==> flow/config.mk <==
export PLATFORM = sky130hd
export DESIGN_NAME = project3_frame
export DESIGN_NICKNAME = project3_frame
export VERILOG_FILES = /design/flow/design.v
export SDC_FILE = /design/flow/constraint.sdc
export NUM_CORES = 4
export LEC_CHECK = 0
export CAP_MARGIN = 20
export CORE_MARGIN = 2
export CORE_UTILIZATION = 13
export SLEW_MARGIN = 20
==> flow/constraint.sdc <==
create_clock -name core_clock -period 8.96 [get_ports {CLOCK_50}]
set_input_delay 1.7920 -clock core_clock [delete_from_list [all_inputs] [get_ports {CLOCK_50}]]
set_output_delay 1.7920 -clock core_clock [all_outputs]
set_load 0.01 [all_outputs]
==> flow/design.v <==
module FE_STAGE(
  input clk,
  input reset,
  input [1-1:0] from_DE_to_FE,
  input [(1 + 1 + 1 + 32 + 32 )-1:0] from_AGEX_to_FE,   
  input [4-1:0] from_MEM_to_FE,   
  input [4-1:0] from_WB_to_FE, 
  output [16-2-1:0] imem_addr,
  input  [32-1:0] imem_data,
  output[(32+32+32+4)-1:0] FE_latch_out
);
  reg [(32+32+32+4)-1:0] FE_latch;   
  reg [32-1:0] PC_FE_latch;  
  wire [32-1:0] inst_FE;   
  wire [32-1:0] pcplus_FE;   
  wire stall_pipe;  
  wire [(32+32+32+4)-1:0] FE_latch_contents; 
  wire from_AGEX_is_br;
  wire from_AGEX_is_jmp;
  wire from_AGEX_br_cond;
  wire [32-1:0] from_AGEX_br_target;
  wire [32-1:0] from_AGEX_jmp_target;
  reg after_branch;  
  wire busy_stall;
  assign imem_addr = PC_FE_latch[16-1:2];
  assign inst_FE = imem_data;
  assign FE_latch_out = FE_latch;
  assign pcplus_FE = PC_FE_latch + 32'd4;
  assign FE_latch_contents = { 
                                inst_FE,
                                PC_FE_latch, 
                                pcplus_FE,
                                4'b1111  
                                };
   assign  {
                              from_AGEX_is_br,
                              from_AGEX_is_jmp,
                              from_AGEX_br_cond,
                              from_AGEX_br_target,
                              from_AGEX_jmp_target
                              } = from_AGEX_to_FE; 
   assign {
            busy_stall
            } = from_DE_to_FE;
  assign stall_pipe = after_branch;
  always @ (posedge clk or posedge reset) begin
    if(reset) begin
      PC_FE_latch <= 32'h100;
      after_branch <= 0;
      end
    else if(!stall_pipe) begin
            if (((inst_FE[31:28] == 4'b0010) || (inst_FE[31:28] == 4'b0011)) && !busy_stall)  
                after_branch <= 1;
            if (!busy_stall)
                PC_FE_latch <= pcplus_FE;  
            else
                PC_FE_latch <= PC_FE_latch;  
         end
    else if ((from_AGEX_is_br || from_AGEX_is_jmp)) begin
        if (from_AGEX_is_jmp) begin
            PC_FE_latch <= from_AGEX_jmp_target;
            after_branch <= 0; 
        end   
        else if (from_AGEX_br_cond) begin
            PC_FE_latch <= from_AGEX_br_target;
            after_branch <= 0;  
            end
        else
            PC_FE_latch <= PC_FE_latch;
            if (inst_FE[31:28] == 4'b0010)
                after_branch <= 1;
            else
                after_branch <= 0;  
        end
      else
        PC_FE_latch <= PC_FE_latch;
  end
  always @ (posedge clk or posedge reset) begin
    if(reset) 
        begin 
        FE_latch <= {(32+32+32+4){1'b0}}; 
        end 
     else    
        begin
            if (stall_pipe && !busy_stall && !(inst_FE[31:28] == 4'b0010))
                FE_latch <= {(32+32+32+4){1'b0}};  
            else if (!busy_stall)
                FE_latch <= FE_latch_contents; 
        end  
  end
endmodule
module DE_STAGE(
  input clk,
  input reset,
  input [(32+32+32+4)-1:0] from_FE_latch,
  input [(1 + 1 + 1 + 32 + 32 )-1:0] from_AGEX_to_DE,  
  input [4-1:0] from_MEM_to_DE,     
  input [(1 + 1 + 4 + 32 + 32)-1:0] from_WB_to_DE,  
  output [1-1:0] from_DE_to_FE,   
  output[(32+32+32+6+8+32+32+32 + 1 + 1 + 1 + 1 + 1+ 4 + 8 + 4)-1:0] DE_latch_out
);
  reg [(32+32+32+6+8+32+32+32 + 1 + 1 + 1 + 1 + 1+ 4 + 8 + 4)-1:0] DE_latch;
  reg [32-1:0] regs [(1 << 4)-1:0];
  reg [32-1:0] bb_table;  
  wire [32-1:0] inst_DE; 
  wire [32-1:0] inst_logic;
  wire clear_bubble_reg;
  wire [32-1:0] PC_DE;
  wire [32-1:0] pcplus_DE; 
  wire [6-1:0] op1_DE;
  wire [8-1:0] op2_DE;
  wire [16-1:0] imm_DE;
  wire [4-1:0] rd_DE;
  wire [4-1:0] rs_DE;
  wire [4-1:0] rt_DE;
  wire signed [32-1:0] regval1_DE;
  wire signed [32-1:0] regval2_DE;
  wire signed [32-1:0] sxt_imm_DE;
  wire is_br_DE;
  wire is_jmp_DE;
  wire writes_rt;
  wire rd_mem_DE;
  wire wr_mem_DE;
  wire wr_reg_DE;
  wire [4-1:0] wregno_DE;
  reg [32-1:0] prev_inst;
  reg should_bubble;
  wire busy_stall;
  reg [4-1:0] prev_write;
  reg prev_wr_reg_DE;
  wire[(32+32+32+6+8+32+32+32 + 1 + 1 + 1 + 1 + 1+ 4 + 8 + 4)-1:0] DE_latch_contents; 
  wire[4-1:0] bus_canary_DE; 
  wire from_WB_write;
  wire from_WB_readmem;
  wire [4-1:0] from_WB_regno;
  wire [32-1:0] from_WB_memval;
  wire [32-1:0] from_WB_aluval;
  wire from_AGEX_is_br;
  wire from_AGEX_is_jmp;
  wire from_AGEX_br_cond;
  wire [32-1:0] from_AGEX_br_target;
  wire [32-1:0] from_AGEX_jmp_target;
  assign op1_DE = inst_DE[31:26];   
  assign op2_DE = inst_DE[25:18];
  assign imm_DE = inst_DE[23:8];
  assign rd_DE = inst_DE[11:8];
  assign rs_DE = inst_DE[7:4];
  assign rt_DE = inst_DE[3:0];
  assign regval1_DE = regs[rs_DE];
  assign regval2_DE = regs[rt_DE];
  assign writes_rt = ((op1_DE == 6'b010010) || (inst_DE[31] == 1'b1) || (is_jmp_DE));
  assign is_br_DE = (inst_DE[31:28] == 4'b0010);
  assign is_jmp_DE = (inst_DE[31:28] == 4'b0011);
  assign rd_mem_DE = (op1_DE == 6'b010010);  
  assign wr_reg_DE = (writes_rt || (op1_DE == 6'b000000));
  assign wr_mem_DE = (op1_DE == 6'b011010);  
  assign wregno_DE = (writes_rt) ? rt_DE : rd_DE;
  assign DE_latch_out = DE_latch; 
  SXT mysxt (.IN(imm_DE), .OUT(sxt_imm_DE));
  assign {
            inst_DE,
            PC_DE, 
            pcplus_DE,
            bus_canary_DE 
            }  = from_FE_latch;   
  assign {
    from_WB_write,  
    from_WB_readmem,  
    from_WB_regno,  
    from_WB_memval,  
    from_WB_aluval   
  } = from_WB_to_DE;
  assign {
    from_AGEX_is_br,
    from_AGEX_is_jmp,
    from_AGEX_br_cond,
    from_AGEX_br_target,
    from_AGEX_jmp_target
  } = from_AGEX_to_DE;
  assign from_DE_to_FE = {busy_stall};
  wire busy_rs;
  wire busy_rt;
  assign busy_rs = bb_table[rs_DE];
  assign busy_rt = bb_table[rt_DE];
  assign busy_stall = 0;  
    assign DE_latch_contents = {
                                  inst_DE,                         
                                  PC_DE,
                                  pcplus_DE,
                                  op1_DE,
                                  op2_DE,
                                  regval1_DE,
                                  regval2_DE,
                                  sxt_imm_DE,
                                  is_br_DE,
                                  is_jmp_DE,
                                  rd_mem_DE,
                                  wr_mem_DE,
                                  wr_reg_DE,
                                  wregno_DE,
                                  rs_DE,
                                  rt_DE,
                                   bus_canary_DE 
                                  }; 
  always @ (negedge clk or posedge reset) begin
    if(reset) begin
	  	regs[0] <= {32{1'b0}};
	  	regs[1] <= {32{1'b0}};
	   	regs[2] <= {32{1'b0}};
		  regs[3] <= {32{1'b0}};
	  	regs[4] <= {32{1'b0}};
		  regs[5] <= {32{1'b0}};
		  regs[6] <= {32{1'b0}};
		  regs[7] <= {32{1'b0}};
		  regs[8] <= {32{1'b0}};
		  regs[9] <= {32{1'b0}};
		  regs[10] <= {32{1'b0}};
		  regs[11] <= {32{1'b0}};
		  regs[12] <= {32{1'b0}};
		  regs[13] <= {32{1'b0}};
		  regs[14] <= {32{1'b0}};
		  regs[15] <= {32{1'b0}}; 
		  bb_table <= 0;
     end else begin
        if (from_WB_write) begin
            regs[from_WB_regno] <= (from_WB_readmem) ? from_WB_memval : from_WB_aluval;
            bb_table[from_WB_regno] <= 0;  
        end
        if (prev_wr_reg_DE)
            bb_table[prev_write] <= 1;   
     end
  end
  always @ (posedge clk or posedge reset) begin
    if(reset) begin
      DE_latch <= {(32+32+32+6+8+32+32+32 + 1 + 1 + 1 + 1 + 1+ 4 + 8 + 4){1'b0}};
      should_bubble <= 0;
      prev_write <= 0;
      prev_wr_reg_DE <= 0;
      end
     else begin
     if (busy_stall || should_bubble)
        DE_latch <= {(32+32+32+6+8+32+32+32 + 1 + 1 + 1 + 1 + 1+ 4 + 8 + 4){1'b0}};
     else
        DE_latch <= DE_latch_contents;
      if (!busy_stall) begin
        prev_wr_reg_DE <= wr_reg_DE;
        if (wr_reg_DE)                                        
            prev_write <= wregno_DE;
        end
      else begin
        prev_wr_reg_DE <= 0;
        prev_write <= 0;
        end
      if ((!should_bubble) && (!busy_stall))       
        should_bubble <= (is_br_DE || is_jmp_DE);
      else if ((from_AGEX_is_br || from_AGEX_is_jmp))
        should_bubble <= 0;
     end
  end
endmodule
module SXT(IN, OUT);
  parameter IBITS = 16;
  parameter OBITS = 32;
  input  [IBITS-1:0] IN;
  output [OBITS-1:0] OUT;
  assign OUT = {{(OBITS-IBITS){IN[IBITS-1]}}, IN};
endmodule
module AGEX_STAGE(
  input clk,
  input reset,
  input [4 + 1 + 32-1:0] from_MEM_to_AGEX,    
  input [4 + 1 + 32-1:0] from_WB_to_AGEX,   
  input [(32+32+32+6+8+32+32+32 + 1 + 1 + 1 + 1 + 1+ 4 + 8 + 4)-1:0] from_DE_latch,
  output[(32+32+32 + 32 + 1 + 1 + 1 + 4 + 4)-1:0] AGEX_latch_out,
  output[(1 + 1 + 1 + 32 + 32 )-1:0] from_AGEX_to_FE,
  output[(1 + 1 + 1 + 32 + 32 )-1:0] from_AGEX_to_DE
);
  reg [(32+32+32 + 32 + 1 + 1 + 1 + 4 + 4)-1:0] AGEX_latch; 
  assign AGEX_latch_out = AGEX_latch;
  wire[(32+32+32 + 32 + 1 + 1 + 1 + 4 + 4)-1:0] AGEX_latch_contents; 
  wire [32-1:0]inst_AGEX; 
  wire [32-1:0]PC_AGEX;
  wire [32-1:0]pcplus_AGEX; 
  wire [6-1:0] op1_AGEX;
  wire [8-1:0] op2_AGEX;
  wire [16-1:0] imm_AGEX;
  wire signed [32-1:0] regval1_AGEX;
  wire signed [32-1:0] regval2_AGEX;
  wire signed [32-1:0] sxt_imm_AGEX;
  wire signed [32-1:0] raw1;
  wire signed [32-1:0] raw2;
  wire forward_check1EX;
  wire forward_check2EX;
  wire forward_check1MEM;
  wire forward_check2MEM;
  wire [3:0] ex_dest;
  wire ex_write;
  wire [32-1:0] alu_forward; 
  wire [3:0] memwb_dest;
  wire memwb_write;
  wire [32-1:0] wb_forward;
  wire is_br_AGEX;
  wire is_jmp_AGEX;
  wire rd_mem_AGEX;
  wire wr_mem_AGEX;
  wire wr_reg_AGEX;
  wire [4-1:0] wregno_AGEX;
  reg br_cond_AGEX;
  reg [32-1:0] aluout_AGEX; 
  wire[32-1:0] pctarget_AGEX;
  wire[32-1:0] pctarget_AGEX_JMP; 
  wire[3:0] incoming_reg1;
  wire[3:0] incoming_reg2;
  wire[4-1:0] bus_canary_AGEX; 
  always @ (op1_AGEX or regval1_AGEX or regval2_AGEX) begin
    case (op1_AGEX)
      6'b001000 : br_cond_AGEX = (regval1_AGEX == regval2_AGEX);
      6'b001001 : br_cond_AGEX = (regval1_AGEX < regval2_AGEX);
      6'b001010 : br_cond_AGEX = (regval1_AGEX <= regval2_AGEX);
      6'b001011 : br_cond_AGEX = (regval1_AGEX != regval2_AGEX);
      default : br_cond_AGEX = 1'b0;
    endcase
  end
  always @ (op1_AGEX or op2_AGEX or regval1_AGEX or regval2_AGEX or sxt_imm_AGEX) begin
    if(op1_AGEX == 6'b000000)
      case (op2_AGEX)
			8'b00001000	 : aluout_AGEX = {31'b0, regval1_AGEX == regval2_AGEX};
			8'b00001001	 : aluout_AGEX = {31'b0, regval1_AGEX < regval2_AGEX};
		    8'b00001010  : aluout_AGEX = {31'b0, regval1_AGEX <= regval2_AGEX};
		    8'b00001011  : aluout_AGEX = {31'b0, regval1_AGEX != regval2_AGEX};
		    8'b00100000  : aluout_AGEX = (regval1_AGEX + regval2_AGEX);
		    8'b00100100  : aluout_AGEX = (regval1_AGEX & regval2_AGEX);
		    8'b00100101  : aluout_AGEX = (regval1_AGEX | regval2_AGEX);
		    8'b00100110  : aluout_AGEX = (regval1_AGEX ^ regval2_AGEX);
		    8'b00101000  : aluout_AGEX = (regval1_AGEX - regval2_AGEX);
		    8'b00101100  : aluout_AGEX = (~(regval1_AGEX & regval2_AGEX));
		    8'b00101101  : aluout_AGEX = (~(regval1_AGEX | regval2_AGEX));
		    8'b00101110  : aluout_AGEX = (~(regval1_AGEX ^ regval2_AGEX));
		    8'b00110000  : aluout_AGEX = (regval1_AGEX >> regval2_AGEX);
		    8'b00110001  : aluout_AGEX = (regval1_AGEX << regval2_AGEX);
			default	 : aluout_AGEX = {32{1'b0}};
		endcase
	 else if(op1_AGEX == 6'b010010 || op1_AGEX == 6'b011010 || op1_AGEX == 6'b100000)
		aluout_AGEX = regval1_AGEX + sxt_imm_AGEX;
	 else if(op1_AGEX == 6'b100100)
		aluout_AGEX = regval1_AGEX & sxt_imm_AGEX;
	 else if(op1_AGEX == 6'b100101)
		aluout_AGEX = regval1_AGEX | sxt_imm_AGEX;
	 else if(op1_AGEX == 6'b100110)
		aluout_AGEX = regval1_AGEX ^ sxt_imm_AGEX;
     else if(op1_AGEX == 6'b001100)
        aluout_AGEX = PC_AGEX + 4;  
	 else
		aluout_AGEX = {32{1'b0}};
	 end
    assign pctarget_AGEX = PC_AGEX + 4 + 4 * sxt_imm_AGEX;
    assign pctarget_AGEX_JMP = regval1_AGEX + 4 * sxt_imm_AGEX;
    assign {
      ex_dest,
      ex_write,
      alu_forward
    } = from_MEM_to_AGEX;
    assign {
      memwb_dest,
      memwb_write,
      wb_forward
    } = from_WB_to_AGEX;
    wire[4-1:0] in_destex;
    wire[4-1:0] raw_destex;
    assign in_destex = raw_destex;
    wire forward_checkDESTEX;
    assign forward_check1EX = ((incoming_reg1 == ex_dest) & ex_write);
    assign forward_check2EX = ((incoming_reg2 == ex_dest) & ex_write);
    assign forward_checkDESTEX = (((in_destex == ex_dest) & ex_write) & (op1_AGEX == 6'b010010 || op1_AGEX == 6'b011010 || op1_AGEX == 6'b100000));
    assign forward_check1MEM = (memwb_write & (memwb_dest == incoming_reg1) & (~(ex_dest == incoming_reg1) || (ex_write == 0)));
    assign forward_check2MEM = (memwb_write & (memwb_dest == incoming_reg2) & (~(ex_dest == incoming_reg2) || (ex_write == 0)));
    assign forward_checkDESTMEM = ((memwb_write & (memwb_dest == in_destex) & (~(ex_dest == in_destex) || (ex_write == 0))) & (op1_AGEX == 6'b010010 || op1_AGEX == 6'b011010 || op1_AGEX == 6'b100000));
    assign regval1_AGEX = forward_check1EX ? alu_forward : (forward_check1MEM ? wb_forward : raw1);
    assign regval2_AGEX = forward_check2EX ? alu_forward : (forward_check2MEM ? wb_forward : raw2);
    assign wregno_AGEX = in_destex;
    assign  {
                                  inst_AGEX,
                                  PC_AGEX,
                                  pcplus_AGEX,
                                  op1_AGEX,
                                  op2_AGEX,
                                  raw1,
                                  raw2,
                                  sxt_imm_AGEX,                                
                                  is_br_AGEX,
                                  is_jmp_AGEX,
                                  rd_mem_AGEX,
                                  wr_mem_AGEX,
                                  wr_reg_AGEX,
                                  raw_destex,
                                  incoming_reg1,
                                  incoming_reg2,
                                  bus_canary_AGEX
                                  } = from_DE_latch; 
  assign AGEX_latch_contents = {
                                inst_AGEX,
                                PC_AGEX,
                                aluout_AGEX,
                                regval2_AGEX,
                                rd_mem_AGEX,
                                wr_mem_AGEX,
                                wr_reg_AGEX,
                                wregno_AGEX,
                                bus_canary_AGEX     
                                 }; 
  assign from_AGEX_to_FE = {
                                is_br_AGEX,  
                                is_jmp_AGEX,  
                                br_cond_AGEX,  
                                pctarget_AGEX,  
                                pctarget_AGEX_JMP  
                                 }; 
  assign from_AGEX_to_DE = {
                                is_br_AGEX,  
                                is_jmp_AGEX,  
                                br_cond_AGEX,  
                                pctarget_AGEX,  
                                pctarget_AGEX_JMP  
                                 };
  always @ (posedge clk or posedge reset) begin
    if(reset) begin
      AGEX_latch <= {(32+32+32 + 32 + 1 + 1 + 1 + 4 + 4){1'b0}};
        end 
    else 
        begin
            AGEX_latch <= AGEX_latch_contents ;
        end 
  end
endmodule
module MEM_STAGE(
  input clk,
  input reset,
  input  [3:0] KEY,
  output [16-2-1:0] dmem_addr,
  output [32-1:0] dmem_wdata,
  output dmem_we,
  output dmem_re,
  input  [32-1:0] dmem_rdata,
  input [4-1:0] from_WB_to_MEM,  
  input [(32+32+32 + 32 + 1 + 1 + 1 + 4 + 4)-1:0] from_AGEX_latch, 
  output[(32+32+32 +32 + 32 + 1 + 1 + 4 + 1 + 32 + 32 + 4)-1:0] MEM_latch_out,
  output[4-1:0] from_MEM_to_FE,
  output[4-1:0] from_MEM_to_DE,
  output[4 + 1 + 32-1:0] from_MEM_to_AGEX
);
  reg [(32+32+32 +32 + 32 + 1 + 1 + 4 + 1 + 32 + 32 + 4)-1:0] MEM_latch; 
  wire[(32+32+32 +32 + 32 + 1 + 1 + 4 + 1 + 32 + 32 + 4)-1:0] MEM_latch_contents; 
  wire [32-1:0] rd_val_MEM; 
  wire [32-1:0] memaddr_MEM; 
  wire [32-1:0] inst_MEM; 
  wire [32-1:0] PC_MEM;
  wire [32-1:0] aluout_MEM; 
  wire [32-1:0] regval2_MEM;
  wire rd_mem_MEM;
  wire wr_mem_MEM;
  wire wr_reg_MEM;
  wire [4-1:0] wregno_MEM;
  wire [32-1:0 ] regval_MEM;  
   wire [4-1:0] bus_canary_MEM;
  assign rd_val_MEM = (memaddr_MEM == 32'hFFFFF080) ? {{(32-4){1'b0}}, ~KEY} :
  								dmem_rdata;
  assign dmem_addr = memaddr_MEM[16-1:2];
  assign dmem_wdata = regval2_MEM;
  assign dmem_we = wr_mem_MEM;
  assign dmem_re = rd_mem_MEM;
   assign MEM_latch_out = MEM_latch; 
   assign memaddr_MEM = aluout_MEM;
   assign regval_MEM = 0;
   assign {
                                inst_MEM,
                                PC_MEM,
                                aluout_MEM,
                                regval2_MEM,
                                rd_mem_MEM,
                                wr_mem_MEM,
                                wr_reg_MEM,
                                wregno_MEM,
                                 bus_canary_MEM
                                 } = from_AGEX_latch;  
   assign MEM_latch_contents = {
                                inst_MEM,
                                PC_MEM,
                                memaddr_MEM,
                                regval_MEM,
                                regval2_MEM, 
                                wr_mem_MEM,
                                wr_reg_MEM,
                                wregno_MEM,
                                rd_mem_MEM,  
                                rd_val_MEM,  
                                aluout_MEM,  
                              bus_canary_MEM                   
   };
   assign from_MEM_to_AGEX = {
                                wregno_MEM,
                                wr_reg_MEM,
                                aluout_MEM
   };
  always @ (posedge clk or posedge reset) begin
    if(reset) begin
        MEM_latch <= {(32+32+32 +32 + 32 + 1 + 1 + 4 + 1 + 32 + 32 + 4){1'b0}}; 
    end
    else 
     begin 
        MEM_latch <= MEM_latch_contents;
     end 
  end
endmodule
module WB_STAGE(
  input clk,
  input reset,  
  input [(32+32+32 +32 + 32 + 1 + 1 + 4 + 1 + 32 + 32 + 4)-1:0] from_MEM_latch,
  output[4-1:0] from_WB_to_FE,
  output[(1 + 1 + 4 + 32 + 32)-1:0] from_WB_to_DE,  
  output[4 + 1 + 32-1:0] from_WB_to_AGEX,
  output[4-1:0] from_WB_to_MEM,
  output [6:0] HEX0,
  output [6:0] HEX1, 
  output [9:0] LEDR 
);
  wire [32-1:0]inst_WB; 
  wire [32-1:0]PC_WB;
  wire [32-1:0] memaddr_WB; 
  wire [32-1:0] regval_WB; 
  wire [32-1:0] regval2_WB;
  wire wr_mem_WB;
  wire wr_reg_WB;
  wire [4-1:0] wregno_WB;
  wire [4-1:0] bus_canary_WB;
  reg [23:0] HEX_out; 
  reg [9:0] LEDR_out; 
  wire rd_mem_WB;
  wire [32-1:0] rd_val_WB;
  wire [32-1:0] aluout_WB;
 always @ (posedge clk or posedge reset) begin
    if(reset)
	   HEX_out <= 24'hFEDEAD;
	 else if(wr_mem_WB && (memaddr_WB == 32'hFFFFF000))
      HEX_out <= regval2_WB[24-1:0];
  end
  assign HEX0 = HEX_out[3:0];  
  assign HEX1 = HEX_out[7:4];
   assign {
                                inst_WB,                        
                                PC_WB,
                                memaddr_WB,
                                regval_WB,
                                regval2_WB,
                                wr_mem_WB,
                                wr_reg_WB,
                                wregno_WB,
                                rd_mem_WB,
                                rd_val_WB, 
                                aluout_WB, 
                                 bus_canary_WB 
                                 } = from_MEM_latch; 
   assign from_WB_to_DE = {
                                wr_reg_WB,  
                                rd_mem_WB,  
                                wregno_WB,  
                                rd_val_WB,  
                                aluout_WB   
   };
   assign from_WB_to_AGEX = {
                                wregno_WB,
                                wr_reg_WB,
                                aluout_WB
   };
   always @ (posedge clk or posedge reset) begin
    if(reset)
	   LEDR_out <= 0;
	 else if(wr_mem_WB && (memaddr_WB == 32'hFFFFF020))
      LEDR_out <= regval2_WB[10-1:0];
  end
  assign LEDR = LEDR_out;
endmodule 
module project3_frame(
  input        CLOCK_50,
  input        RESET_N,
  input  [3:0] KEY,
  output [6:0] HEX0,
  output [6:0] HEX1,
  output [9:0] LEDR,
  output [16-2-1:0] imem_addr,
  input  [32-1:0] imem_data,
  output [16-2-1:0] dmem_addr,
  output [32-1:0] dmem_wdata,
  output dmem_we,
  output dmem_re,
  input  [32-1:0] dmem_rdata
);
 wire clk;
 wire reset; 
  assign clk = CLOCK_50;
  assign reset = !RESET_N;
  wire [(32+32+32+4)-1:0] FE_latch_out; 
  wire [(32+32+32+6+8+32+32+32 + 1 + 1 + 1 + 1 + 1+ 4 + 8 + 4)-1:0] DE_latch_out; 
  wire [(32+32+32 + 32 + 1 + 1 + 1 + 4 + 4)-1:0] AGEX_latch_out; 
  wire [(32+32+32 +32 + 32 + 1 + 1 + 4 + 1 + 32 + 32 + 4)-1:0] MEM_latch_out;
  wire [1-1:0] from_DE_to_FE;
  wire [(1 + 1 + 1 + 32 + 32 )-1:0] from_AGEX_to_FE;
  wire [4-1:0] from_MEM_to_FE;
  wire [4-1:0] from_WB_to_FE;
  wire [(1 + 1 + 1 + 32 + 32 )-1:0] from_AGEX_to_DE;
  wire [4-1:0] from_MEM_to_DE;
  wire [(1 + 1 + 4 + 32 + 32)-1:0] from_WB_to_DE;
  wire [4 + 1 + 32-1:0] from_MEM_to_AGEX;
  wire [4 + 1 + 32-1:0] from_WB_to_AGEX;
  wire [4-1:0] from_WB_to_MEM;
FE_STAGE my_FE_stage(
    .clk(clk), 
    .reset(reset), 
    .from_DE_to_FE(from_DE_to_FE),
    .from_AGEX_to_FE(from_AGEX_to_FE),
    .from_MEM_to_FE(from_MEM_to_FE),
    .from_WB_to_FE(from_WB_to_FE),
    .imem_addr(imem_addr),
    .imem_data(imem_data),
    .FE_latch_out(FE_latch_out)); 
DE_STAGE my_DE_stage(
  .clk(clk),
  .reset(reset),
  .from_FE_latch(FE_latch_out),
  .from_AGEX_to_DE(from_AGEX_to_DE),  
  .from_MEM_to_DE(from_MEM_to_DE),     
  .from_WB_to_DE(from_WB_to_DE), 
  .from_DE_to_FE(from_DE_to_FE),   
  .DE_latch_out(DE_latch_out)
);
AGEX_STAGE my_AGEX_stage(
  .clk(clk),
  .reset(reset),
  .from_MEM_to_AGEX(from_MEM_to_AGEX),    
  .from_WB_to_AGEX(from_WB_to_AGEX),   
  .from_DE_latch(DE_latch_out),
  .AGEX_latch_out(AGEX_latch_out),
  .from_AGEX_to_FE(from_AGEX_to_FE),
  .from_AGEX_to_DE(from_AGEX_to_DE)
);
MEM_STAGE my_MEM_stage(
  .clk(clk),
  .reset(reset),
  .KEY(KEY),
  .dmem_addr(dmem_addr),
  .dmem_wdata(dmem_wdata),
  .dmem_we(dmem_we),
  .dmem_re(dmem_re),
  .dmem_rdata(dmem_rdata),
  .from_WB_to_MEM(from_WB_to_MEM),  
  .from_AGEX_latch(AGEX_latch_out), 
  .MEM_latch_out(MEM_latch_out),
  .from_MEM_to_FE(from_MEM_to_FE),
  .from_MEM_to_DE(from_MEM_to_DE),
  .from_MEM_to_AGEX(from_MEM_to_AGEX)
);     
WB_STAGE my_WB_stage(
  .clk(clk),
  .reset(reset),  
  .from_MEM_latch(MEM_latch_out),
  .from_WB_to_FE(from_WB_to_FE),
  .from_WB_to_DE(from_WB_to_DE),  
  .from_WB_to_AGEX(from_WB_to_AGEX),
  .from_WB_to_MEM(from_WB_to_MEM),
  .HEX0(HEX0),
  .HEX1(HEX1), 
  .LEDR(LEDR) 
);
endmodule
==> flow/run.sh <==
#!/bin/bash
# the make line also repeats each setting of config.mk as NAME=value (left out here)
make -C /OpenROAD-flow-scripts/flow DESIGN_CONFIG=/design/flow/config.mk WORK_HOME=/design/flow/orfs CLKGATE_MAP_FILE= finish
==> reports/metrics.yaml, run 1 <==
placement:
  gp_congestion: 1.01
  dp_hpwl_um: 179000
  dp.cells: 11800
  io_buffer_count: 149
cts:
  cts_root_buf: "clkbuf_16"
  tritoncts: "built"
  cts_setup_buffers: 0
  max-clock-path-buffers: 3
  cts_buffers: 104
  clock_latency_ns: 0.78
  cts_hold_buf: 0
  path_clk_slew_ns: 0.06
  cts_max_level: 3
  cts_resized: 0
  clock_sinks: 917
die:
  core_area_mm2: 0.423
  num_rows: 239
  initial_utilization_pct: 13.0
  die-area_mm2: 0.429
  io_pins: 156
  die_x_um: 655
  dieHeight_um: 655
final_timing:
  setup_violations: 0
  slew_headroom_pct: 12.6
  tightest_slew_ns: 1.31
  slew_viol_final: 0
  clock-skew-final_ns: 0.139
  hold_viol: 0
  rsz0062_at_grt: "false"
  setup_tns_ns: 0
routing:
  ant_nets: 0
  via_per_inst: 4.34
  vias: 51900
  detail_route.wl_per_cell_um: 21.6
  drt_wl_total_um: 258000
  drtIter0Drc: 6984
  drc_errors: 0
  firstDrtPassIters: 9
status:
  status: "no timing/DRC/antenna violations"
yosys:
  mappedNetlistArea_mm2: 0.0551
  common_cells: "718 x nor2_1, 621 x a21oi_1, 512 x dfrtn_1"
  synthAoiAreaFrac_pct: 23.0
  ys_ff: 917
  yosysTopAreaCell: "dfrtn_1"
  yosysWarningCount: 7
  top_logic_kind: "AND-OR/OR-AND gates"
  netlist_instances: 6277
  synthArstFlopShare_pct: 100
  ys_seq_share_pct: 41.7
  yosys_cells: 6277
  top_area_share_pct: 23.3
  flop_cell: "dfrtn_1"
  syn_avg_cell_area_um2: 8.77
  ys_sh_adder_pct: 4.86
  synth-edff-count: 0
  synth.distinct_cells: 88
  ys_sh_xor_pct: 3.55
  synthMuxAreaShare_pct: 5.02
  synthMostInstantiatedCell: "nor2_1"
  ys_area_mm2: 0.0551
  synth-simple-area-share_pct: 16.6
  synth.area.top_cells: "dfrtn_1 23%, dfrtp_1 18%, a21oi_1 5.6%"
pwr:
  combinationalPower_mw: 14.0
  pwr-share-seq_pct: 26.4
  sw_frac_of_total_pct: 50.9
  intPower_mw: 12.4
  largestPowerGroup: "combinational logic"
  clkPwrFrac_pct: 18.1
  p_per_area_mw_per_mm2: 375
  powerClk_mw: 4.56
  pwr-share-comb_pct: 55.5
  p_leak_nw: 27.2
  power_switching_mw: 12.8
  ir_drop_v: 0.000201
  p_seq_mw: 6.63
worst_setup_path:
  endpoint: "my_DE_stage.regs[8][8]$_DFFE_NN0P_"
  worst-path-stages: 6
  cp_slowest_cell: "or3_2"
  crit_path_max_incr_delay_ns: 0.85
  worstSetupPathType: "reg -> reg"
  critPathArrivalTime_ns: 3.31
  r2r_cells: 6
  r2r_slack_ns: 1.65
  r2r_start: "my_MEM_stage.MEM_latch[72]$_DFF_PN0_"
  cpLargestDelayFamily: "simple AND/OR/NAND/NOR gates"
  cp_data_required_time_ns: 4.95
  cp_num_buf_inv: 2
  path_max_fanout: 30
  start_kind: "flop"
  path_cells: "inv_1 -> or3_1 -> or3_2 -> buf_4 -> nand2_1 -> o21ai_0"
  end_kind: "flop"
  worstSetupStartpoint: "my_MEM_stage.MEM_latch[72]$_DFF_PN0_"
  rr_endpoint: "my_DE_stage.regs[8][8]$_DFFE_NN0P_"
global_route:
  grt_max_degree: 164
  busiest_layer: "met2"
  grt_util_all_layers_pct: 11.6
  grtUsageMet2_pct: 18.5
  grt_pass1_vias: 48900
  met3_usage_pct: 3.37
  met1_usage_pct: 13.9
  antenna_found_initial: 28
  grt_pass1_wl_um: 366000
  grt-ovfl-total: 0
hold_path:
  whs_path_depth: 0
  hp-class: "reg -> reg"
  holdPathEnd: "my_AGEX_stage.AGEX_latch[6]$_DFF_PN0_"
  worstHoldStart: "my_DE_stage.DE_latch[14]$_DFF_PN0_"
cells_and_area:
  num-nets-final: 6476
  fill_cells: 47700
  area_growth_pct: 21.9
  finalNonFillerCells: 12000
flow_run:
  drv_cap: 0
  tool_warnings: 126
==> routing by layer <==
metal | wire (um) | up-vias
met2 | 116000 | 3363
met3 | 28600 | 928
met1 | 96100 | 25100
met4 | 17400 | 24
met5 | 164 | -
li1 | - | 22500
==> layout make-up <==
class	instances	area (um2)	area share, %
diodes	9	22.5	0.0336
clock buffers	138	2900	4.32
clock inverters	59	737	1.10
inverters	145	546	0.813
multi-input cells	4678	29700	44.2
flip-flops and latches	917	23000	34.2
well taps	5663	7090	10.6
repair buffers	349	3160	4.71
==> through the flow <==
stage	instance area (um2)	utilization [%]	setup WS, ns	power [mW]	hold WS [ns]
6_report	67100	15.9	1.65	25.2	0.335
5_1_grt	67100	15.9	1.50	26.3	0.356
4_1_cts	67100	15.9	1.69	24.6	0.338
2_1_floorplan	55100	-	2.46	14.8	0.331
3_3_place_gp	63400	15.0	1.74	19.9	0.333
3_5_place_dp	63400	15.0	1.74	20.0	0.336
==> run 2: changes to the inputs <==
Settings changed: ABC_AREA set to 0, CAP_MARGIN 20 to 15, CORE_UTILIZATION 13 to 71, CTS_CLUSTER_DIAMETER set to 342, CTS_CLUSTER_SIZE set to 37, GPL_TIMING_DRIVEN set to 1, MIN_ROUTING_LAYER set to met1, PLACE_DENSITY set to 0.65, SETUP_SLACK_MARGIN set to 0.22.
Clock period 8.96 ns to 4.37 ns, I/O delays scaled along.
==> run 2 against run 1 <==
The run now fails in global routing; die area down 81%; synthesized cell count is the same; area after synthesis stayed put.
==> reports/metrics.yaml, run 2 <==
status:
  status: "aborted with a tool error"
  haltStage: "global routing"
  error: "[ERROR GRT-0232] Routing congestion too high. Check the congestion heatmap in the GUI."
yosys:
  synthAoiAreaFrac_pct: 23.0
  synth.area.top_cells: "dfrtn_1 23%, dfrtp_1 18%, a21oi_1 5.6%"
  ys_sh_xor_pct: 3.55
  synth.distinct_cells: 88
  ys_seq_share_pct: 41.7
  common_cells: "718 x nor2_1, 621 x a21oi_1, 512 x dfrtn_1"
  ys_area_mm2: 0.0551
  netlist_instances: 6277
  synthMuxAreaShare_pct: 5.02
  synth-edff-count: 0
  syn_avg_cell_area_um2: 8.77
  top_area_share_pct: 23.3
  ys_ff: 917
  yosys_cells: 6277
  synthArstFlopShare_pct: 100
  flop_cell: "dfrtn_1"
  synthMostInstantiatedCell: "nor2_1"
  yosysTopAreaCell: "dfrtn_1"
  synth-simple-area-share_pct: 16.6
  ys_sh_adder_pct: 4.86
  mappedNetlistArea_mm2: 0.0551
  top_logic_kind: "AND-OR/OR-AND gates"
  yosysWarningCount: 7
placement:
  gp_congestion: 1.21
  dp_hpwl_um: 157000
  io_buffer_count: 149
die:
  initial_utilization_pct: 71.4
  num_rows: 102
  io_pins: 156
  core_area_mm2: 0.0771
  dieHeight_um: 282
  die-area_mm2: 0.0798
  die_x_um: 282
cts:
  max-clock-path-buffers: 3
  cts_root_buf: "clkbuf_16"
  cts_hold_buf: 0
  cts_max_level: 1
  clock_sinks: 917
  cts_buffers: 28
global_route:
  grt_util_all_layers_pct: 70.9
  grt-ovfl-total: 3
-- run 2: per-stage QoR --
| stage | hold WS, ns | setup WS (ns) | instances | instance area (um2) | total power, mW |
|---|---|---|---|---|---|
| 4_1_cts | 0.00813 | -0.235 | 7794 | 66200 | 52.7 |
| 2_1_floorplan | 0.331 | 0.141 | 6282 | 56100 | 31.7 |
| 3_5_place_dp | 0.339 | -0.743 | 7647 | 62900 | 46.1 |
| 3_3_place_gp | 0.338 | -0.675 | 7647 | 62900 | 45.3 |
-- run 2: layer usage --
layer	GRT overflow	global-route usage, %
met4	1	69.3
met3	2	50.5
met5	0	28.2
met1	0	72.6
met2	0	89.6
-- run 2: what timing repair did --
item | in CTS
setup endpoints to repair | 304
gates resized | 415
pin swaps | 153
setup buffers | 90
cloned | 9
==> run 3: changes to the inputs <==
Settings changed: ABC_AREA 0 to not set, CAP_MARGIN 15 to 20, CORE_UTILIZATION 71 to 40, CTS_CLUSTER_DIAMETER 342 to not set, CTS_CLUSTER_SIZE 37 to not set, GPL_TIMING_DRIVEN 1 to not set, MIN_ROUTING_LAYER met1 to not set, PLACE_DENSITY 0.65 to not set, SETUP_SLACK_MARGIN 0.22 to not set.
Clock period 4.37 ns to 8.0 ns, I/O delays scaled along.
==> run 3 against run 2 <==
Now clean on timing, DRC and antenna; die area rose by 76%; synthesized cell count did not move; area after synthesis did not move.
==> reports/metrics.yaml, run 3 <==
status:
  status: "no timing/DRC/antenna violations"
global_route:
  grt_pass1_wl_um: 356000
  grt_util_all_layers_pct: 34.4
  grt-ovfl-total: 0
  grt_max_degree: 91
  grt_pass1_vias: 49700
  antenna_found_initial: 16
pwr:
  p_leak_nw: 27.2
  pwr-share-seq_pct: 26.0
  largestPowerGroup: "combinational logic"
  pwr-share-comb_pct: 55.7
  combinationalPower_mw: 15.8
  p_seq_mw: 7.39
  p_per_area_mw_per_mm2: 456
  powerClk_mw: 5.20
  intPower_mw: 14.0
  ir_drop_v: 0.000301
  clkPwrFrac_pct: 18.3
  power_switching_mw: 14.3
  sw_frac_of_total_pct: 50.5
worst_setup_path:
  endpoint: "my_DE_stage.regs[8][13]$_DFFE_NN0P_"
  path_max_fanout: 34
  cp_num_buf_inv: 2
  worst-path-stages: 6
  r2r_cells: 6
  r2r_start: "my_MEM_stage.MEM_latch[72]$_DFF_PN0_"
  start_kind: "flop"
  worstSetupStartpoint: "my_MEM_stage.MEM_latch[72]$_DFF_PN0_"
  cpLargestDelayFamily: "simple AND/OR/NAND/NOR gates"
  path_cells: "inv_1 -> or3_1 -> or3_2 -> buf_4 -> nand2_1 -> o21ai_0"
  cp_slowest_cell: "or3_2"
  end_kind: "flop"
  critPathArrivalTime_ns: 3.43
  worstSetupPathType: "reg -> reg"
  cp_data_required_time_ns: 4.50
  rr_endpoint: "my_DE_stage.regs[8][13]$_DFFE_NN0P_"
  r2r_slack_ns: 1.07
  crit_path_max_incr_delay_ns: 0.81
cts:
  cts_hold_buf: 0
  tritoncts: "built"
  clock_latency_ns: 0.77
  cts_buffers: 102
  cts_max_level: 3
  path_clk_slew_ns: 0.06
  cts_root_buf: "clkbuf_16"
  cts_setup_buffers: 0
  clock_sinks: 917
  cts_resized: 0
  max-clock-path-buffers: 3
cells_and_area:
  fill_cells: 13100
  fin_util_pct: 45.5
  combGateArea_mm2: 0.0298
  regArea_mm2: 0.0230
  area_growth_pct: 13.2
  num-nets-final: 6469
  finalNonFillerCells: 8076
routing:
  detail_route.wl_per_cell_um: 30.6
  vias: 52800
  via_per_inst: 6.53
  drt_wl_total_um: 247000
  drtIter0Drc: 7779
  ant_nets: 0
  drc_errors: 0
  firstDrtPassIters: 7
yosys:
  synthAoiAreaFrac_pct: 23.0
  synth-simple-area-share_pct: 16.6
  synth.distinct_cells: 88
  synthMostInstantiatedCell: "nor2_1"
  yosys_cells: 6277
  netlist_instances: 6277
  synthArstFlopShare_pct: 100
  flop_cell: "dfrtn_1"
  yosysTopAreaCell: "dfrtn_1"
  yosysWarningCount: 7
  top_logic_kind: "AND-OR/OR-AND gates"
  synth.area.top_cells: "dfrtn_1 23%, dfrtp_1 18%, a21oi_1 5.6%"
  ys_seq_share_pct: 41.7
  syn_avg_cell_area_um2: 8.77
  common_cells: "718 x nor2_1, 621 x a21oi_1, 512 x dfrtn_1"
  synthMuxAreaShare_pct: 5.02
  top_area_share_pct: 23.3
  ys_ff: 917
  ys_area_mm2: 0.0551
  ys_sh_xor_pct: 3.55
  synth-edff-count: 0
  ys_sh_adder_pct: 4.86
  mappedNetlistArea_mm2: 0.0551
final_timing:
  setup_violations: 0
  tightest_slew_ns: 1.31
  slew_headroom_pct: 12.3
  setup_tns_ns: 0
  rsz0062_at_grt: "false"
  holdWs_ns: 0.341
  slew_viol_final: 0
  clock-skew-final_ns: 0.0892
  hold_viol: 0
  worst_slack_ns: 1.07
flow_run:
  tool_warnings: 122
  drv_cap: 0
die:
  io_pins: 156
  num_rows: 136
  die-area_mm2: 0.141
  dieHeight_um: 375
  die_x_um: 375
  core_area_mm2: 0.137
  initial_utilization_pct: 40.2
hold_path:
  worstHoldStart: "my_DE_stage.DE_latch[16]$_DFF_PN0_"
  hp-class: "reg -> reg"
  whs_path_depth: 0
  holdPathEnd: "my_AGEX_stage.AGEX_latch[8]$_DFF_PN0_"
placement:
  gp_congestion: 1.08
  io_buffer_count: 149
  dp_hpwl_um: 169000
  preCtsSetupSlack_ns: 1.19
  dp.cells: 7878
==> run 3: final cells by class <==
| cell class | instances | area share [%] |
|---|---|---|
| timing repair buffer | 344 | 4.94 |
| multi-input combinational | 4678 | 47.8 |
| clock inverter | 53 | 1.17 |
| clock buffer | 141 | 4.79 |
| antenna | 4 | 0.0161 |
| sequential | 917 | 36.8 |
| inverter | 145 | 0.875 |
| tap | 1794 | 3.60 |
==> run 3: per-layer routing <==
metal | track usage [%] | wire length, um | vias to the layer above
met5 | 0.583 | 254 | -
li1 | - | - | 22500
met2 | 48.5 | 100000 | 3835
met4 | 18.3 | 16100 | 24
met1 | 46.0 | 96700 | 25500
met3 | 11.9 | 34100 | 943
==> run 3: stage by stage <==
step | total power [mW] | cell area, um2
after detailed placement | 22.4 | 58600
after CTS | 27.6 | 62300
after global routing | 29.5 | 62300
after global placement | 22.3 | 58500
final | 28.4 | 62300
after floorplan | 16.6 | 55100
==> run 4: changes to the inputs <==
Settings changed: ABC_AREA set to 0, CAP_MARGIN 20 to 15, CORE_UTILIZATION 40 to 65, CTS_CLUSTER_DIAMETER set to 31, CTS_CLUSTER_SIZE set to 57, GPL_TIMING_DRIVEN set to 1, MIN_ROUTING_LAYER set to met1, SETUP_SLACK_MARGIN set to 1.07, TNS_END_PERCENT set to 5.
Clock period 8.0 ns to 4.14 ns, I/O delays scaled along.
==> run 4 against run 3 <==
Area after synthesis stayed put; the flow now stops in global routing; synthesized cell count stayed put; die area is 38% lower.
==> reports/metrics.yaml, run 4 <==
yosys:
  yosysTopAreaCell: "dfrtn_1"
  yosys_cells: 6277
  synth.distinct_cells: 88
  synthArstFlopShare_pct: 100
  common_cells: "718 x nor2_1, 621 x a21oi_1, 512 x dfrtn_1"
  mappedNetlistArea_mm2: 0.0551
  yosysWarningCount: 7
  synthMostInstantiatedCell: "nor2_1"
  synthAoiAreaFrac_pct: 23.0
  netlist_instances: 6277
  ys_ff: 917
  synth-simple-area-share_pct: 16.6
  ys_area_mm2: 0.0551
  syn_avg_cell_area_um2: 8.77
  synth.area.top_cells: "dfrtn_1 23%, dfrtp_1 18%, a21oi_1 5.6%"
  ys_sh_adder_pct: 4.86
  synthMuxAreaShare_pct: 5.02
  synth-edff-count: 0
  ys_sh_xor_pct: 3.55
  top_area_share_pct: 23.3
  ys_seq_share_pct: 41.7
  top_logic_kind: "AND-OR/OR-AND gates"
  flop_cell: "dfrtn_1"
placement:
  dp_hpwl_um: 170000
  io_buffer_count: 149
  gp_congestion: 1.14
die:
  die_x_um: 295
  io_pins: 156
  core_area_mm2: 0.0838
  die-area_mm2: 0.0871
  num_rows: 106
  dieHeight_um: 295
  initial_utilization_pct: 65.7
cts:
  clock_sinks: 917
  cts_max_level: 4
  max-clock-path-buffers: 3
  cts_hold_buf: 0
  cts_root_buf: "clkbuf_16"
  cts_buffers: 162
status:
  error: "[ERROR GRT-0232] Routing congestion too high. Check the congestion heatmap in the GUI."
  haltStage: "global routing"
  status: "aborted with a tool error"
global_route:
  grt-ovfl-total: 137
  grt_util_all_layers_pct: 79.9
==> run 4: timing repair <==
action | in CTS
cloned | 4
gates resized | 246
buffers inserted | 54
pin swaps | 129
setup endpoints to repair | 640
==> run 4: stage by stage <==
step | std cells | instance area [um2] | utilization [%] | setup WS, ns
after floorplan | 6282 | 56500 | - | -0.0877
after global placement | 7909 | 64600 | 77.0 | -0.829
after detailed placement | 7909 | 64600 | 77.0 | -0.931
after CTS | 8269 | 72000 | 85.9 | -0.525
==> run 4: metal layers <==
metal	track usage (%)	overflow
met5	34.0	1
met4	79.1	67
met3	68.4	9
met2	93.2	57
met1	80.5	3
==> run 5: changes to the inputs <==
Settings changed: ABC_AREA 0 to not set, CAP_MARGIN 15 to 20, CELL_PAD_IN_SITES_GLOBAL_PLACEMENT set to 2, CORE_UTILIZATION 65 to 18, CTS_CLUSTER_DIAMETER 31 to not set, CTS_CLUSTER_SIZE 57 to 74, GPL_TIMING_DRIVEN 1 to not set, MAX_ROUTING_LAYER set to met5, MIN_ROUTING_LAYER met1 to not set, PLACE_DENSITY_LB_ADDON set to 0.04, SETUP_SLACK_MARGIN 1.07 to not set, TNS_END_PERCENT 5 to not set.
Clock period 4.14 ns to 8.99 ns, I/O delays scaled along.
==> run 5 against run 4 <==
Die area grew to 3.6 times the previous value; synthesized cell count is the same; area after synthesis is the same; the run now finishes clean.
==> reports/metrics.yaml, run 5 <==
yosys:
  ys_ff: 917
  synth-simple-area-share_pct: 16.6
  yosysWarningCount: 7
  ys_sh_adder_pct: 4.86
  top_logic_kind: "AND-OR/OR-AND gates"
  yosysTopAreaCell: "dfrtn_1"
  syn_avg_cell_area_um2: 8.77
  synthArstFlopShare_pct: 100
  yosys_cells: 6277
  top_area_share_pct: 23.3
  ys_seq_share_pct: 41.7
  ys_sh_xor_pct: 3.55
  synthAoiAreaFrac_pct: 23.0
  ys_area_mm2: 0.0551
  mappedNetlistArea_mm2: 0.0551
  synthMostInstantiatedCell: "nor2_1"
  common_cells: "718 x nor2_1, 621 x a21oi_1, 512 x dfrtn_1"
  synth.area.top_cells: "dfrtn_1 23%, dfrtp_1 18%, a21oi_1 5.6%"
  synth-edff-count: 0
  netlist_instances: 6277
  synth.distinct_cells: 88
  synthMuxAreaShare_pct: 5.02
  flop_cell: "dfrtn_1"
worst_setup_path:
  crit_path_max_incr_delay_ns: 0.90
  cp_num_buf_inv: 1
  rr_endpoint: "my_DE_stage.regs[13][6]$_DFFE_NN0P_"
  cp_slowest_cell: "nor2_4"
  path_max_fanout: 28
  start_kind: "flop"
  cp_data_required_time_ns: 5.13
  path_cells: "nand3_1 -> nor2_4 -> buf_4 -> a21oi_1"
  worstSetupStartpoint: "my_MEM_stage.MEM_latch[71]$_DFF_PN0_"
  r2r_cells: 4
  cpLargestDelayFamily: "simple AND/OR/NAND/NOR gates"
  worst-path-stages: 4
  critPathArrivalTime_ns: 3.43
  end_kind: "flop"
  r2r_start: "my_MEM_stage.MEM_latch[71]$_DFF_PN0_"
  r2r_slack_ns: 1.69
  endpoint: "my_DE_stage.regs[13][6]$_DFFE_NN0P_"
  worstSetupPathType: "reg -> reg"
routing:
  drtIter0Drc: 3805
  firstDrtPassIters: 6
  via_per_inst: 4.81
  drt_wl_total_um: 346000
  drc_errors: 0
  vias: 50300
  ant_nets: 0
  detail_route.wl_per_cell_um: 33.0
die:
  die_x_um: 557
  initial_utilization_pct: 18.1
  core_area_mm2: 0.305
  num_rows: 203
  die-area_mm2: 0.310
  io_pins: 156
  dieHeight_um: 557
pwr:
  p_leak_nw: 27.8
  largestPowerGroup: "combinational logic"
  pwr-share-comb_pct: 55.9
  powerClk_mw: 5.57
  sw_frac_of_total_pct: 52.2
  pwr-share-seq_pct: 23.9
  clkPwrFrac_pct: 20.2
  p_seq_mw: 6.61
  power_switching_mw: 14.4
  ir_drop_v: 0.000158
  p_per_area_mw_per_mm2: 416
  intPower_mw: 13.2
  p_total_mw: 27.6
  combinationalPower_mw: 15.4
final_timing:
  setup_tns_ns: 0
  hold_viol: 0
  slew_headroom_pct: 25.4
  rsz0062_at_grt: "false"
  slew_viol_final: 0
  clock-skew-final_ns: 0.0724
  tightest_slew_ns: 1.09
  holdWs_ns: 0.349
  setup_violations: 0
  worst_slack_ns: 1.69
cells_and_area:
  fin_util_pct: 21.8
  area_growth_pct: 20.7
  finalNonFillerCells: 10500
  num-nets-final: 6550
  finish.instance_area_mm2: 0.0665
hold_path:
  whs_path_depth: 0
  worstHoldStart: "my_DE_stage.DE_latch[18]$_DFF_PN0_"
  holdPathEnd: "my_AGEX_stage.AGEX_latch[10]$_DFF_PN0_"
  hp-class: "reg -> reg"
global_route:
  grt_util_all_layers_pct: 21.9
  grt_max_degree: 107
  grt_pass1_vias: 51900
  grt-ovfl-total: 0
  antenna_found_initial: 24
  grt_pass1_wl_um: 470000
placement:
  gp_congestion: 0.867
  dp_hpwl_um: 241000
  io_buffer_count: 149
  place_area_mm2: 0.0620
  dp.cells: 10200
  preCtsSetupSlack_ns: 1.59
cts:
  cts_root_buf: "clkbuf_16"
  tritoncts: "built"
  clock_latency_ns: 0.84
  cts_max_level: 4
  cts_resized: 0
  cts_hold_buf: 0
  path_clk_slew_ns: 0.05
  cts_buffers: 137
  cts_setup_buffers: 0
  clock_sinks: 917
  max-clock-path-buffers: 4
status:
  status: "no timing/DRC/antenna violations"
flow_run:
  tool_warnings: 125
  drv_cap: 0
run 5: cell type report:
class                      instances  area [um2]
tap                             4100        5130
clock inverter                    42         498
inverter                         145         546
antenna                            5        12.5
sequential                       917       23000
clock buffer                     200        3980
multi-input combinational       4678       29800
timing repair buffer             390        3500
fill                           33500      239000
run 5: per-layer routing:
metal,part of all wire (%),GRT usage [%],vias to the layer above
met4,4.2,8.23,2
met2,49,37.6,1371
met1,44,27.9,25900
li1,-,-,22700
met3,3.5,2.38,452
met5,0.051,0.417,-
==> run 6: changes to the inputs <==
Settings changed: ABC_AREA set to 0, CAP_MARGIN 20 to 15, CELL_PAD_IN_SITES_GLOBAL_PLACEMENT 2 to not set, CORE_UTILIZATION 18 to 58, CTS_CLUSTER_DIAMETER set to 31, CTS_CLUSTER_SIZE 74 to 37, GPL_TIMING_DRIVEN set to 1, MAX_ROUTING_LAYER met5 to not set, MIN_ROUTING_LAYER set to met1, PLACE_DENSITY_LB_ADDON 0.04 to not set, SETUP_SLACK_MARGIN set to 0.22, TNS_END_PERCENT set to 5.
Clock period 8.99 ns to 5.37 ns, I/O delays scaled along.
==> run 6 against run 5 <==
Highest routed layer unchanged; critical path type unchanged; critical endpoint is now my_DE_stage.regs[8][22]$_DFFE_NN0P_; final cell count is 25% lower; still clean on timing, DRC and antenna; combinational power is 66% higher; design area is 0.43% lower; non-clock buffer count is 125 higher.
==> reports/metrics.yaml, run 6 <==
routing:
  vias: 55200
  firstDrtPassIters: 8
  drt_wl_total_um: 243000
  drc_errors: 0
  detail_route.wl_per_cell_um: 31.0
  ant_nets: 0
  drtIter0Drc: 8322
  via_per_inst: 7.03
final_timing:
  slew_headroom_pct: 15.9
  rsz0062_at_grt: "true"
  setup_tns_ns: 0
  worst_slack_ns: 0.108
  slew_viol_final: 0
  setup_violations: 0
  clock-skew-final_ns: 0.0964
  tightest_slew_ns: 1.26
  hold_viol: 0
yosys:
  synthMostInstantiatedCell: "nor2_1"
  synthMuxAreaShare_pct: 5.02
  synthAoiAreaFrac_pct: 23.0
  synth.distinct_cells: 88
  synth.area.top_cells: "dfrtn_1 23%, dfrtp_1 18%, a21oi_1 5.6%"
  ys_sh_adder_pct: 4.86
  ys_seq_share_pct: 41.7
  yosys_cells: 6277
  synth-edff-count: 0
  yosysWarningCount: 7
  syn_avg_cell_area_um2: 8.77
  ys_area_mm2: 0.0551
  yosysTopAreaCell: "dfrtn_1"
  common_cells: "718 x nor2_1, 621 x a21oi_1, 512 x dfrtn_1"
  flop_cell: "dfrtn_1"
  ys_ff: 917
  top_logic_kind: "AND-OR/OR-AND gates"
  ys_sh_xor_pct: 3.55
  netlist_instances: 6277
  mappedNetlistArea_mm2: 0.0551
  synthArstFlopShare_pct: 100
  top_area_share_pct: 23.3
  synth-simple-area-share_pct: 16.6
worst_setup_path:
  r2r_cells: 6
  r2r_start: "my_MEM_stage.MEM_latch[71]$_DFF_PN0_"
  cpLargestDelayFamily: "simple AND/OR/NAND/NOR gates"
  crit_path_max_incr_delay_ns: 0.54
  r2r_slack_ns: 0.11
  start_kind: "flop"
  cp_data_required_time_ns: 3.21
  worstSetupStartpoint: "my_MEM_stage.MEM_latch[71]$_DFF_PN0_"
  critPathArrivalTime_ns: 3.11
  worst-path-stages: 6
  endpoint: "my_DE_stage.regs[8][22]$_DFFE_NN0P_"
  worstSetupPathType: "reg -> reg"
  path_cells: "buf_4 -> or3_1 -> or3_2 -> buf_12 -> nand2_1 -> o21ai_0"
  cp_slowest_cell: "or3_1"
  end_kind: "flop"
  rr_endpoint: "my_DE_stage.regs[8][22]$_DFFE_NN0P_"
  path_max_fanout: 64
  cp_num_buf_inv: 2
pwr:
  largestPowerGroup: "combinational logic"
  combinationalPower_mw: 25.5
  pwr-share-comb_pct: 52.7
  power_switching_mw: 23.0
  clkPwrFrac_pct: 24.5
  p_leak_nw: 29.4
  p_seq_mw: 11.0
  ir_drop_v: 0.000618
  pwr-share-seq_pct: 22.7
  intPower_mw: 25.4
  p_per_area_mw_per_mm2: 731
  powerClk_mw: 11.9
  sw_frac_of_total_pct: 47.5
die:
  io_pins: 156
  core_area_mm2: 0.0946
  initial_utilization_pct: 58.2
  dieHeight_um: 312
  die_x_um: 312
  num_rows: 113
  die-area_mm2: 0.0974
cells_and_area:
  finish.instance_area_mm2: 0.0662
  fill_cells: 7128
  fin_util_pct: 70.0
  area_growth_pct: 20.2
  num-nets-final: 6712
cts:
  cts_max_level: 4
  cts_hold_buf: 0
  path_clk_slew_ns: 0.06
  max-clock-path-buffers: 3
  cts_buffers: 174
  cts_root_buf: "clkbuf_16"
  tritoncts: "built"
  clock_sinks: 917
  clock_latency_ns: 0.79
global_route:
  antenna_found_initial: 6
  grt_pass1_vias: 54200
  grt_util_all_layers_pct: 49.1
  grt_pass1_wl_um: 356000
  grt_max_degree: 139
  grt-ovfl-total: 0
placement:
  preCtsSetupSlack_ns: 0.00539
  dp_hpwl_um: 162000
  io_buffer_count: 149
  place_area_mm2: 0.0592
  gp_congestion: 1.09
flow_run:
  drv_cap: 0
  tool_warnings: 129
hold_path:
  hp-class: "in -> async"
status:
  status: "no timing/DRC/antenna violations"
## run 6: timing repair
item | CTS | global route
pin swaps | 1 | 16
gates resized | 10 | 85
endpoints found under the setup margin | 19 | 112
buffers inserted | 2 | 15
hold endpoints to repair | 0 | 0
gates cloned | 0 | 0
## run 6: area by class of cell
type | count | area [um2] | share of cell area [%]
Sequential cell | 917 | 23000 | 34.7
Multi-Input combinational cell | 4678 | 30000 | 45.3
Clock inverter | 121 | 1690 | 2.56
Tap cell | 1265 | 1580 | 2.39
Inverter | 145 | 564 | 0.853
Clock buffer | 205 | 4740 | 7.16
Timing Repair Buffer | 515 | 4630 | 7.00
Antenna cell | 3 | 7.51 | 0.0113
## run 6: layer usage
layer / GRT usage (%) / share of wire (%) / up-vias
met5: 0 / 0.011 / -
met4: 38.7 / 10 / 4
met3: 15.5 / 12 / 1556
met2: 73.2 / 43 / 4416
met1: 58.9 / 35 / 26200
li1: - / - / 23000
## run 6: metrics by stage
step	total power, mW	hold slack, ns	cells
floorplan	24.8	0.331	6282
global placement	34.4	0.335	7502
detailed placement	34.5	0.336	7503
CTS	46.6	0.295	7831
global route	50.0	0.311	7846
finish	48.4	0.314	7849
==> run 7: changes to the inputs <==
Settings changed: ABC_AREA 0 to 1, CAP_MARGIN 15 to 10, CORE_ASPECT_RATIO set to 0.83, CORE_UTILIZATION 58 to 24, CTS_CLUSTER_DIAMETER 31 to not set, CTS_CLUSTER_SIZE 37 to not set, GPL_TIMING_DRIVEN 1 to 0, HOLD_SLACK_MARGIN set to 0.24, MAX_ROUTING_LAYER set to met4, MIN_ROUTING_LAYER met1 to met2, PLACE_DENSITY_LB_ADDON set to 0.08, SETUP_SLACK_MARGIN 0.22 to -0.48, TNS_END_PERCENT 5 to not set.
Clock period 5.37 ns to 10.1 ns, I/O delays scaled along.
==> run 7 against run 6 <==
The run now fails in global routing; synthesized cell count grew 22%; die area is 150% higher; area after synthesis rose by 3.4%.
==> reports/metrics.yaml, run 7 <==
cts:
  cts_hold_buf: 0
  clock_sinks: 917
  cts_setup_buffers: 0
  cts_buffers: 110
  cts_root_buf: "clkbuf_16"
  max-clock-path-buffers: 3
  cts_resized: 0
  cts_max_level: 3
yosys:
  synthMuxAreaShare_pct: 1.26
  synthMostInstantiatedCell: "nand2_1"
  netlist_instances: 7647
  synthArstFlopShare_pct: 100
  yosysTopAreaCell: "dfrtn_1"
  synth-edff-count: 0
  flop_cell: "dfrtn_1"
  synth-simple-area-share_pct: 21.3
  syn_avg_cell_area_um2: 7.44
  mappedNetlistArea_mm2: 0.0569
  ys_area_mm2: 0.0569
  synth.area.top_cells: "dfrtn_1 23%, dfrtp_1 18%, nand2_1 10%"
  ys_ff: 917
  top_area_share_pct: 22.5
  ys_sh_adder_pct: 4.70
  synthAoiAreaFrac_pct: 19.9
  yosys_cells: 7647
  synth.distinct_cells: 71
  common_cells: "1588 x nand2_1, 1086 x inv_1, 810 x o21ai_0"
  yosysWarningCount: 7
  ys_seq_share_pct: 40.3
  top_logic_kind: "simple AND/OR/NAND/NOR gates"
  ys_sh_xor_pct: 1.26
status:
  error: "[ERROR GRT-0116] Global routing finished with congestion. Check the congestion regions in the DRC Viewer."
  status: "aborted with a tool error"
  haltStage: "global routing"
die:
  dieHeight_um: 448
  die_x_um: 539
  die-area_mm2: 0.241
  initial_utilization_pct: 24.2
  num_rows: 162
  io_pins: 156
  core_area_mm2: 0.235
global_route:
  grt_util_all_layers_pct: 65.2
  grt-ovfl-total: 713
placement:
  gp_congestion: 1.12
  dp_hpwl_um: 315000
  io_buffer_count: 149
  place_area_mm2: 0.0633
## run 7: per-stage QoR
step	instances	setup slack (ns)	util [%]	hold WS [ns]
after CTS	11200	1.55	28.5	0.345
after detailed placement	11000	1.59	26.9	0.335
after global placement	10900	-42.99	26.5	0.332
after floorplan	7652	3.21	-	0.331
## run 7: layer usage
layer | overflow | GRT usage, %
met1 | - | -
met2 | 6 | 69.8
met3 | 700 | 82.4
met4 | 7 | 25.4
met5 | - | -
==> run 8: changes to the inputs <==
Settings changed: ABC_AREA 1 to 0, CAP_MARGIN 10 to 20, CELL_PAD_IN_SITES_DETAIL_PLACEMENT set to 0, CELL_PAD_IN_SITES_GLOBAL_PLACEMENT set to 0, CORE_ASPECT_RATIO 0.83 to not set, CORE_MARGIN 2 to 10, CORE_UTILIZATION 24 to 36, CTS_CLUSTER_SIZE set to 65, GPL_ROUTABILITY_DRIVEN set to 1, GPL_TIMING_DRIVEN 0 to not set, HOLD_SLACK_MARGIN 0.24 to not set, MAX_ROUTING_LAYER met4 to not set, MIN_ROUTING_LAYER met2 to not set, PLACE_DENSITY set to 0.89, PLACE_DENSITY_LB_ADDON 0.08 to not set, SETUP_SLACK_MARGIN -0.48 to not set, SLEW_MARGIN 20 to 0, TNS_END_PERCENT set to 30.
Clock period 10.1 ns to 9.32 ns, I/O delays scaled along.
==> run 8 against run 7 <==
Now clean on timing, DRC and antenna; area after synthesis fell by 3.3%; synthesized cell count shrank 18%; die area shrank 30%.
==> reports/metrics.yaml, run 8 <==
global_route:
  grt_max_degree: 85
  grt_pass1_wl_um: 344000
  grt-ovfl-total: 0
  antenna_found_initial: 18
  grt_pass1_vias: 52300
  grt_util_all_layers_pct: 26.6
cells_and_area:
  combGateArea_mm2: 0.0296
  num-nets-final: 6454
  regArea_mm2: 0.0230
  area_growth_pct: 12.6
  finish.instance_area_mm2: 0.0620
  fill_cells: 14400
routing:
  drc_errors: 0
  drt_wl_total_um: 236000
  vias: 54200
  firstDrtPassIters: 10
  via_per_inst: 6.53
  detail_route.wl_per_cell_um: 28.4
  ant_nets: 0
  drtIter0Drc: 8883
yosys:
  mappedNetlistArea_mm2: 0.0551
  top_area_share_pct: 23.3
  netlist_instances: 6277
  yosysTopAreaCell: "dfrtn_1"
  synth-edff-count: 0
  synth-simple-area-share_pct: 16.6
  common_cells: "718 x nor2_1, 621 x a21oi_1, 512 x dfrtn_1"
  synth.area.top_cells: "dfrtn_1 23%, dfrtp_1 18%, a21oi_1 5.6%"
  ys_sh_xor_pct: 3.55
  synthAoiAreaFrac_pct: 23.0
  ys_sh_adder_pct: 4.86
  yosysWarningCount: 7
  ys_ff: 917
  top_logic_kind: "AND-OR/OR-AND gates"
  yosys_cells: 6277
  synthMostInstantiatedCell: "nor2_1"
  ys_seq_share_pct: 41.7
  synth.distinct_cells: 88
  syn_avg_cell_area_um2: 8.77
  synthMuxAreaShare_pct: 5.02
  synthArstFlopShare_pct: 100
  flop_cell: "dfrtn_1"
  ys_area_mm2: 0.0551
pwr:
  powerClk_mw: 4.09
  p_per_area_mw_per_mm2: 383
  sw_frac_of_total_pct: 50.6
  combinationalPower_mw: 13.3
  p_seq_mw: 6.32
  clkPwrFrac_pct: 17.3
  power_switching_mw: 12.0
  intPower_mw: 11.7
  largestPowerGroup: "combinational logic"
  pwr-share-seq_pct: 26.6
  ir_drop_v: 0.000245
  pwr-share-comb_pct: 56.1
  p_leak_nw: 27.0
final_timing:
  setup_violations: 0
  setup_tns_ns: 0
  hold_viol: 0
  clock-skew-final_ns: 0.101
  slew_viol_final: 0
  rsz0062_at_grt: "false"
  tightest_slew_ns: 1.19
  slew_headroom_pct: 18.9
hold_path:
  hp-class: "reg -> reg"
  holdPathEnd: "my_AGEX_stage.AGEX_latch[10]$_DFF_PN0_"
  worstHoldStart: "my_DE_stage.DE_latch[18]$_DFF_PN0_"
  whs_path_depth: 0
worst_setup_path:
  endpoint: "my_DE_stage.regs[12][7]$_DFFE_NN0P_"
  worst-path-stages: 5
  cp_num_buf_inv: 1
  rr_endpoint: "my_DE_stage.regs[12][7]$_DFFE_NN0P_"
  cpLargestDelayFamily: "simple AND/OR/NAND/NOR gates"
  start_kind: "flop"
  path_max_fanout: 36
  r2r_cells: 5
  critPathArrivalTime_ns: 3.37
  cp_slowest_cell: "or3_2"
  end_kind: "flop"
  cp_data_required_time_ns: 5.18
  worstSetupStartpoint: "my_MEM_stage.MEM_latch[71]$_DFF_PN0_"
  r2r_start: "my_MEM_stage.MEM_latch[71]$_DFF_PN0_"
  path_cells: "nand3_1 -> or3_2 -> buf_4 -> nand2_1 -> o21ai_0"
  worstSetupPathType: "reg -> reg"
  r2r_slack_ns: 1.80
  crit_path_max_incr_delay_ns: 0.93
placement:
  gp_congestion: 1.03
  io_buffer_count: 149
  dp_hpwl_um: 156000
  place_area_mm2: 0.0585
cts:
  cts_root_buf: "clkbuf_16"
  max-clock-path-buffers: 3
  clock_sinks: 917
  cts_hold_buf: 0
  cts_resized: 0
  cts_setup_buffers: 0
  tritoncts: "built"
  cts_buffers: 97
  cts_max_level: 3
  clock_latency_ns: 0.74
  path_clk_slew_ns: 0.06
flow_run:
  drv_cap: 0
  tool_warnings: 122
die:
  core_area_mm2: 0.152
  io_pins: 156
  die-area_mm2: 0.169
  die_x_um: 411
  dieHeight_um: 411
  initial_utilization_pct: 36.2
  num_rows: 143
status:
  status: "no timing/DRC/antenna violations"
-- run 8: stage by stage --
stage	instances	hold WS [ns]	utilization (%)	total power, mW	setup slack (ns)
2_1_floorplan	6282	0.331	-	14.3	2.64
3_3_place_gp	8079	0.332	38.5	18.7	1.90
3_5_place_dp	8088	0.338	38.5	18.9	1.86
4_1_cts	8272	0.357	40.7	23.0	1.83
5_1_grt	8288	0.359	40.8	24.7	1.66
6_report	8292	0.354	40.8	23.7	1.80
-- run 8: area by class of cell --
type	instances	area share, %
Antenna cell	4	0.0161
Clock buffer	133	4.44
Clock inverter	51	0.983
Inverter	145	0.880
Multi-Input combinational cell	4678	47.7
Sequential cell	917	37.0
Tap cell	2030	4.10
Timing Repair Buffer	334	4.88
-- run 8: per-layer routing --
metal	vias to the layer above	part of all wire (%)	track usage, %
li1	22400	-	-
met1	25600	35	31.8
met2	4694	41	38.2
met3	1505	16	12.7
met4	24	8.4	16.7
met5	-	0.093	0.198
No activity file was given, so power comes from the tool's default toggle rates.
